==> exp/umber: inputs <==
==> flow/design.v <==
module cpu(input clk, reset, input [15:0] i_mem_rddata, output logic o_mem_rd, o_mem_wr, output logic [15:0] o_mem_addr, o_mem_wrdata);
	logic ld_pc, pc_inc, ldpc7, Ain, Gin, AddSub, ldnz, ld_ir, ld_addr, ld_data, done;
	logic Gout, pcout, out8, s8out, s11out, wr, n, z;
	logic [15:0] buswire, wA, wG, wPC, wr0, wr1, wr2, wr3, wr4, wr5, wr6, wr7, sext_imm8, sext_imm11, IR, addr, data, sum;
	logic [7:0] Xreg, Yreg, Rin, Rout;
	logic [12:0] Sel;
	logic [7:0] imm8;
	logic [10:0] imm11;
	logic [4:0] inst;
	enum int unsigned
	{
		INIT,
		T0,
		T1,
		T2,
		T3,
		T4,
		T5,
		T6
	} state, nextstate;
	always @(posedge clk)
		if (reset)
			state <= INIT;
		else
			state <= nextstate;	
	always @(state, done)
	begin
		case (state)
			INIT:
				nextstate = T0;
			T0:  
				nextstate = T1;
			T1: begin
 				if (done) nextstate = T0;
 				else nextstate = T2;
 			end
			T2: 
 			begin
 				if (done) nextstate = T0;
				else nextstate = T3;
			end
	 		T3:  
	 		begin
				if (done) nextstate = T0;
 				else nextstate = T4;
 			end
			T4:  
			begin
 				if (done) nextstate = T0;
 				else nextstate = T5;
 			end
			T5:  
			begin
 				if (done) nextstate = T0;
 				else nextstate = T6;
 			end
 			T6: nextstate = T0;
			default: nextstate = INIT;
		endcase
	end
	always @(*)
	begin
		parameter 
		mv = 5'b0, add = 5'b1, sub = 5'b10, cmp = 5'b11, ld = 5'b100, st = 5'b101, 
		mvi = 5'b10000, addi = 5'b10001, subi = 5'b10010, cmpi = 5'b10011, mvhi = 5'b10110,
		jr = 5'b1000, jzr = 5'b1001, jnr = 5'b1010, callr = 5'b1100, 
		j = 5'b11000, jz = 5'b11001, jn = 5'b11010, call = 5'b11100;
		ld_pc = 0; pc_inc = 0; ldpc7 = 0; out8 = 0; Ain = 0; Gin = 0; AddSub = 0; ldnz = 0; 
		ld_ir = 0; ld_addr = 0; ld_data = 0; done = 0;
		Gout = 0; pcout = 0; s8out = 0; s11out = 0;
		o_mem_rd = 0; o_mem_wr = 0; wr = 0;
		Rin = 0;
		Rout = 0;
		case (state)
			INIT: begin
				ld_addr = 1;
				o_mem_rd = 1;
			end
			T0:  
				begin
					ld_ir = 1;
					pc_inc = 1;  
				end
			T1:
				case (inst)
					mv:
					begin
						Rout = Yreg;
						Rin = Xreg;
						ld_addr = 1;
					end
					add, sub, cmp: begin
						Rout = Xreg;
						Ain = 1;
					end
					ld, st: begin
						Rout = Yreg;
						wr = 1;
						ld_addr = 1;
					end
					mvi: begin
						s8out = 1;
						Rin = Xreg;
						ld_addr = 1;
					end
					addi, subi, cmpi: begin
						Rout = Xreg;
						Ain = 1;
					end
					mvhi: begin
						out8 = 1;
						Rin = Xreg;
						ld_addr = 1;
					end
					jr: begin
						Rout = Xreg;
						ld_pc = 1;
					end
					jzr: begin
						if (z) begin
							Rout = Xreg;
							ld_pc = 1;
						end
						else begin
							ld_addr = 1;
						end
					end
					jnr: begin
						if (n) begin
							Rout = Xreg;
							ld_pc = 1;
						end
						else begin
							ld_addr = 1;
						end					
					end
					callr: begin
						pcout = 1;
						Rin = 8'b10000000;
						ldpc7 = 1;
					end
					j: begin
						s11out = 1;
						Ain = 1;
					end
					jz: begin
						if (z) begin
							s11out = 1;
							Ain = 1;
						end
						else begin
							ld_addr = 1;
						end
					end
					jn: begin
						if (n) begin
							s11out = 1;
							Ain = 1;
						end
						else begin
							ld_addr = 1;
						end					
					end
					call: begin
						pcout = 1;
						Rin = 8'b10000000;
						ldpc7 = 1;
					end
					default: ;
			   endcase
			T2:
				case (inst)
					mv, mvi, mvhi:
					begin
						done = 1;
						o_mem_rd = 1;
					end
					add: begin
						Rout = Yreg;
						Gin = 1;
					end
					sub, cmp: begin
						Rout = Yreg;
						Gin = 1;
						AddSub = 1;
					end
					ld: begin
						o_mem_rd = 1;
					end
					st: begin
						Rout = Xreg;
						wr = 1;
						ld_data = 1;
					end
					addi: begin
						s8out = 1;
						Gin = 1;
					end
					subi, cmpi: begin
						s8out = 1;
						Gin = 1;
						AddSub = 1;	
					end
					jr: begin
						ld_addr = 1;
					end
					jzr: begin
						if (z) begin
							ld_addr = 1;
						end
						else begin
							done = 1;
							o_mem_rd = 1;
						end
					end
					jnr: begin
						if (n) begin
							ld_addr = 1;
						end
						else begin
							done = 1;
							o_mem_rd = 1;
						end					
					end
					callr: begin
						Rout = Xreg;
						ld_pc = 1;
					end
					j: begin
						pcout = 1;
						Gin = 1;
					end
					jz: begin
						if (z) begin
							pcout = 1;
							Gin = 1;
						end
						else begin
							done = 1;
							o_mem_rd = 1;
						end
					end
					jn: begin
						if (n) begin
							pcout = 1;
							Gin = 1;
						end
						else begin
							done = 1;
							o_mem_rd = 1;
						end					
					end
					call: begin
						s11out = 1;
						Ain = 1;
					end
					default: ;
			   endcase
			T3:
				case (inst)
					add, sub: begin
						Gout = 1;
						Rin = Xreg;
						ldnz = 1;
						ld_addr = 1;
					end
					cmp: begin
						Gout = 1;
						ldnz = 1;
						ld_addr = 1;
					end
					ld: begin
						Rout = 0;
						Rin = Xreg;
						ld_addr = 1;
					end
					st: begin
						o_mem_wr = 1;
					end
					addi, subi: begin
						Gout = 1;
						Rin = Xreg;
						ldnz = 1;
						ld_addr = 1;
					end
					cmpi: begin
						Gout = 1;
						ldnz = 1;
						ld_addr = 1;
					end
					jr, jzr, jnr: begin
						done = 1;
						o_mem_rd = 1;
					end
					callr: begin
						ld_addr = 1;
					end
					j, jz, jn: begin
						Gout = 1;
						ld_pc = 1;
					end
					call: begin
						pcout = 1;
						Gin = 1;
					end
					default: ;
			   endcase
			T4:
				case (inst)
					add, sub, cmp, ld, addi, subi, cmpi, callr: begin
						done = 1;
						o_mem_rd = 1;
					end
					cmp: begin
						Gout = 1;
						ldnz = 1;
						ld_addr = 1;
					end
					st: begin
						ld_addr = 1;
					end
					j, jz, jn: begin
						ld_addr = 1;
					end
					call: begin
						Gout = 1;
						ld_pc = 1;
					end
					default: ;
			   endcase
			T5:
				case (inst)
					st, j, jz, jn: begin
						done = 1;
						o_mem_rd = 1;
					end
					call: begin
						ld_addr = 1;
					end
					default: ;
			   endcase
			T6:
				case (inst)
					call: begin
						done = 1;
						o_mem_rd = 1;
					end
					default: ;
			   endcase
			default: ;
		endcase
	end
	assign inst = IR[4:0];
	assign imm8 = IR[15:8];
	assign imm11 = IR[15:5];
	dec3to8 decX (IR[7:5], 1'b1, Xreg);
	dec3to8 decY (IR[10:8], 1'b1, Yreg);
	regn IRreg (i_mem_rddata, ld_ir, clk, IR);	
	genpurp r0 (buswire, Rin[0], out8, 1'b0, clk, reset, wr0);
	genpurp r1 (buswire, Rin[1], out8, 1'b0, clk, reset, wr1);
	genpurp r2 (buswire, Rin[2], out8, 1'b0, clk, reset, wr2);
	genpurp r3 (buswire, Rin[3], out8, 1'b0, clk, reset, wr3);
	genpurp r4 (buswire, Rin[4], out8, 1'b0, clk, reset, wr4);
	genpurp r5 (buswire, Rin[5], out8, 1'b0, clk, reset, wr5);
	genpurp r6 (buswire, Rin[6], out8, 1'b0, clk, reset, wr6);
	genpurp r7 (buswire, Rin[7], out8, ldpc7, clk, reset, wr7);  
	pc_count pc(buswire, reset, clk, ld_pc, pc_inc, wPC);
	regn rA (buswire, Ain, clk, wA);
	regn rG (sum, Gin, clk, wG);
	regn raddr (addr, ld_addr, clk, o_mem_addr);
	regn rdata (data, ld_data, clk, o_mem_wrdata);
	always @(posedge clk) begin
	 	if (reset) begin
	 		n = 0;
	 		z = 0;
	 	end
	 	if (ldnz) begin
	 		n = buswire[15];
	 		z = (buswire == 16'b0) ? 1 : 0;
	 	end
	end
	always @(AddSub or wA or buswire)
		begin
		if (!AddSub)
			sum = wA + buswire;
	    else
			sum = wA - buswire;
		end
	assign addr = (wr) ? buswire : wPC;
	assign data = (wr) ? buswire : 16'b0;
	assign Sel = {Rout, Gout, pcout, out8, s8out, s11out};
	always @(*)
	begin
		if (Sel == 13'b1000000000000)
			buswire = wr7;
   	else if (Sel == 13'b100000000000)
			buswire = wr6;
		else if (Sel == 13'b10000000000)
			buswire = wr5;
		else if (Sel == 13'b1000000000)
			buswire = wr4;
		else if (Sel == 13'b100000000)
			buswire = wr3;
		else if (Sel == 10'b10000000)
			buswire = wr2;
		else if (Sel == 10'b1000000)
			buswire = wr1;
		else if (Sel == 10'b100000)
			buswire = wr0;
		else if (Sel == 10'b10000)
			buswire = wG;
		else if (Sel == 10'b1000)
			buswire = wPC;
		else if (Sel == 10'b100)
			buswire = {imm8, 8'b0};  
		else if (Sel == 10'b10)
			buswire = {{8{imm8[7]}}, imm8};  
		else if (Sel == 10'b1)
			buswire = 2*{{4{imm11[10]}}, imm11};  
   		else buswire = i_mem_rddata;
	end
endmodule
module dec3to8(input [2:0] in, input enable, output logic [7:0] Y);
	always @(in or enable)
	begin
		if (enable)
			case (in)
				3'b000: Y = 8'b1;
	   	   		3'b001: Y = 8'b10;
				3'b010: Y = 8'b100;
				3'b011: Y = 8'b1000;
				3'b100: Y = 8'b10000;
				3'b101: Y = 8'b100000;
				3'b110: Y = 8'b1000000;
				3'b111: Y = 8'b10000000;
			endcase
		else 
			Y = 8'b0;
	end
endmodule
module genpurp(input [15:0] R, input Rin, out8, ldpc7, clk, reset, output logic [15:0] Q);
	always @(posedge clk)
	 	if (reset)
	 		Q <= 16'b0;
	 	else if (out8 & Rin)
			Q <= Q + R;
		else if (Rin) 
			Q <= R;  
		else if (ldpc7)
			Q <= R;  
endmodule
module pc_count(input [15:0] R, input reset, Clock, ld_pc, pc_inc, output logic [15:0] Q);
	always @(posedge Clock)
	 	if (reset)
			Q <= 16'b0;
		else if (ld_pc)
			Q <= R;
		else if (pc_inc)
			Q <= Q + 2'b10;  
endmodule
module regn(R, Rin, Clock, Q);
	parameter n = 16;
	input [n-1:0] R;
	input Rin, Clock;
	output [n-1:0] Q;
	reg [n-1:0] Q;
	always @(posedge Clock)
	 	if (Rin)
			Q <= R;
endmodule
==> flow/run.sh <==
#!/bin/bash
# the make line also repeats each setting of config.mk as NAME=value (left out here)
make -C /OpenROAD-flow-scripts/flow DESIGN_CONFIG=/design/flow/config.mk WORK_HOME=/design/flow/orfs CLKGATE_MAP_FILE= finish
==> flow/config.mk <==
export PLATFORM = sky130hd
export DESIGN_NAME = cpu
export DESIGN_NICKNAME = cpu
export VERILOG_FILES = /design/flow/design.v
export SDC_FILE = /design/flow/constraint.sdc
export NUM_CORES = 4
export LEC_CHECK = 0
export ABC_AREA = 1
export CAP_MARGIN = 20
export CORE_ASPECT_RATIO = 0.67
export CORE_MARGIN = 2
export CORE_UTILIZATION = 40
export CTS_CLUSTER_SIZE = 46
export HOLD_SLACK_MARGIN = 0.12
export SLEW_MARGIN = 20
==> flow/constraint.sdc <==
create_clock -name core_clock -period 11.0 [get_ports {clk}]
set_input_delay 2.2000 -clock core_clock [delete_from_list [all_inputs] [get_ports {clk}]]
set_output_delay 2.2000 -clock core_clock [all_outputs]
set_load 0.01 [all_outputs]
==> exp/indigo (differences from exp/umber) <==
==> flow/config.mk (replaced) <==
export PLATFORM = sky130hd
export DESIGN_NAME = cpu
export DESIGN_NICKNAME = cpu
export VERILOG_FILES = /design/flow/design.v
export SDC_FILE = /design/flow/constraint.sdc
export NUM_CORES = 4
export LEC_CHECK = 0
export CAP_MARGIN = 20
export CORE_MARGIN = 2
export CORE_UTILIZATION = 64
export SETUP_SLACK_MARGIN = -0.49
export SLEW_MARGIN = 20
==> flow/constraint.sdc (replaced) <==
create_clock -name core_clock -period 4.97 [get_ports {clk}]
set_input_delay 0.9940 -clock core_clock [delete_from_list [all_inputs] [get_ports {clk}]]
set_output_delay 0.9940 -clock core_clock [all_outputs]
set_load 0.01 [all_outputs]
==> exp/juniper (differences from exp/umber) <==
==> flow/config.mk (replaced) <==
export PLATFORM = sky130hd
export DESIGN_NAME = cpu
export DESIGN_NICKNAME = cpu
export VERILOG_FILES = /design/flow/design.v
export SDC_FILE = /design/flow/constraint.sdc
export NUM_CORES = 4
export LEC_CHECK = 0
export CAP_MARGIN = 20
export CELL_PAD_IN_SITES_DETAIL_PLACEMENT = 2
export CORE_MARGIN = 2
export CORE_UTILIZATION = 70
export GPL_TIMING_DRIVEN = 0
export HOLD_SLACK_MARGIN = 0.25
export PLACE_DENSITY = 0.63
export SETUP_SLACK_MARGIN = 0.49
export SLEW_MARGIN = 20
==> flow/constraint.sdc (replaced) <==
create_clock -name core_clock -period 7.5 [get_ports {clk}]
set_input_delay 1.5000 -clock core_clock [delete_from_list [all_inputs] [get_ports {clk}]]
set_output_delay 1.5000 -clock core_clock [all_outputs]
set_load 0.01 [all_outputs]
==> exp/delta (differences from exp/umber) <==
--- a/flow/config.mk
+++ b/flow/config.mk
@@ -9,7 +9,14 @@
 export CAP_MARGIN = 20
-export CORE_ASPECT_RATIO = 0.67
+export CELL_PAD_IN_SITES_DETAIL_PLACEMENT = 2
 export CORE_MARGIN = 2
-export CORE_UTILIZATION = 40
-export CTS_CLUSTER_SIZE = 46
-export HOLD_SLACK_MARGIN = 0.12
+export CORE_UTILIZATION = 50
+export CTS_CLUSTER_DIAMETER = 191
+export CTS_CLUSTER_SIZE = 57
+export GPL_ROUTABILITY_DRIVEN = 0
+export GPL_TIMING_DRIVEN = 0
+export HOLD_SLACK_MARGIN = 0.23
+export MIN_ROUTING_LAYER = met2
+export PLACE_DENSITY_LB_ADDON = 0.22
+export SETUP_SLACK_MARGIN = -0.01
 export SLEW_MARGIN = 20
+export TNS_END_PERCENT = 30
==> flow/constraint.sdc (replaced) <==
create_clock -name core_clock -period 9.53 [get_ports {clk}]
set_input_delay 1.9060 -clock core_clock [delete_from_list [all_inputs] [get_ports {clk}]]
set_output_delay 1.9060 -clock core_clock [all_outputs]
set_load 0.01 [all_outputs]
==> run notes <==
Implementation status.

- The flow did not finish.
- According to the logs, the last stage reached was 3_5_place_dp.
- The first error in the log reads "[ERROR DPL-0033] detailed placement checks failed during check placement".
- The area reported by Yosys stat is 18700 sq um.
- Per the post-synthesis report, the number of cells in the design is ~2200.
- The synthesis run shows multiplexers occupying under 10% of the cell area.
- The core box area is about 26000 sq um.
- The chip occupies roughly 28000 sq um.
- Summing the areas of all xor and xnor instances in the mapped netlist gives between 6 and 7% of the synthesized area.
- In this run the horizontal extent of the chip is around 170 um.
- Sorting the synthesized cells by area gives the leading types as sky130_fd_sc_hd__dfxtp_1 18%, sky130_fd_sc_hd__edfxtp_1 13%, sky130_fd_sc_hd__ha_1 9.3%.
- The distinct cell type count of the synthesized netlist is roughly 110.
- The floorplan step records an initial core utilization of a little under three quarters.
- According to the floorplan report, the die height is roughly 170 um.
- The proportion of synthesized chip area in sequential cells is 31.5%.
- The combinational family with the most area after synthesis is AND-OR/OR-AND gates.
- Summing every instance area after synthesis gives about 19000 sq um.
- The top cell type by area accounts for 18.3% of the synthesized area.
- The commonest cells after synthesis are 260 x sky130_fd_sc_hd__nor2_1, 171 x sky130_fd_sc_hd__dfxtp_1, 164 x sky130_fd_sc_hd__a21oi_1.
- The count of instantiated cells in the yosys netlist is ~2200.
(the above is from exp/juniper)
==> run notes <==
Implementation status.

- The flow did not finish.
- The run ended at 3_5_place_dp.
- The tool reported: "[ERROR DPL-0033] detailed placement checks failed during check placement".
- The horizontal die dimension is roughly 200 um.
- The floorplan-stage core utilization is 51.1%.
- The synthesized netlist handed to floorplanning was reported with a cell count of between 2000 and 3000.
- The netlist uses about 60 different library cells.
- After synthesis, the largest family of logic cells by area is simple AND/OR/NAND/NOR gates.
- The synthesized netlist was found by Yosys to have approximately 2600 cells.
- According to the Yosys statistics, the synthesized design has a chip area of roughly 19000 sq um.
- Yosys reports that the most numerous cell types are 643 x sky130_fd_sc_hd__nand2_1, 324 x sky130_fd_sc_hd__a21oi_1, 236 x sky130_fd_sc_hd__inv_1.
- The proportion of synthesized chip area in sequential cells is approximately 31%.
(the above is from exp/delta)
==> run notes <==
Implementation status.

- The flow ran to the end and the layout has no timing, DRC or antenna violations.
- The worst clock skew on the final layout is between 10 and 15 ps.
- The synthesized-area fraction occupied by xor and xnor cells is approximately 6%.
- The vertical die dimension is 181 um.
- The floorplan step defined a core boundary enclosing ~46000 sq um.
- Per the Yosys statistics, synthesis produced between 2000 and 3000 cells.
- The cell area that synthesis handed to floorplanning was roughly 19000 sq um.
- Grouping non-sequential cells by family puts the most area in simple AND/OR/NAND/NOR gates.
- The synthesis run shows the most used standard cells to be 643 x sky130_fd_sc_hd__nand2_1, 324 x sky130_fd_sc_hd__a21oi_1, 236 x sky130_fd_sc_hd__inv_1.
- The full die area is approximately 49000 sq um.
- The post-cts repair resize count is 0.
- The fraction of synthesized cell area taken by the top area cell type is a little under a fifth.
- The horizontal die dimension is 269 um.
- The distinct cell type count of the synthesized netlist is 60.
- The proportion of synthesized chip area in sequential cells is 31.3%.
- For reference, the top cells by area after synthesis are sky130_fd_sc_hd__dfxtp_1 18%, sky130_fd_sc_hd__edfxtp_1 13%, sky130_fd_sc_hd__nand2_1 13%.
- The share of the core area taken by cells at floorplan is 40.9%.
(the above is from exp/umber)
==> run notes <==
Implementation status.

- The flow did not finish.
- It got as far as 5_1_grt and failed there.
- The first error in the log reads "[ERROR DPL-0038] Utilization greater than 100%, impossible to legalize".
- The combined area of all synthesized cells is roughly 19000 sq um.
- The mux cell area share after synthesis is 1.15%.
- The vertical die dimension is 175 um.
- The core box area is around 29000 sq um.
- After synthesis, the design contains between 2000 and 2500 cells according to Yosys.
- Per the OpenROAD floorplan log, the width of the die is roughly 170 um.
- The synthesized-area fraction occupied by xor and xnor cells is about 6.6%.
- The fraction of synthesized cell area taken by the top area cell type is between 10% and 20%.
- In this run the full chip footprint comes out at around 31000 sq um.
- The combinational family with the most area after synthesis is AND-OR/OR-AND gates.
- According to the Yosys statistics, the synthesized design has a chip area of about 19000 sq um.
(the above is from exp/indigo)
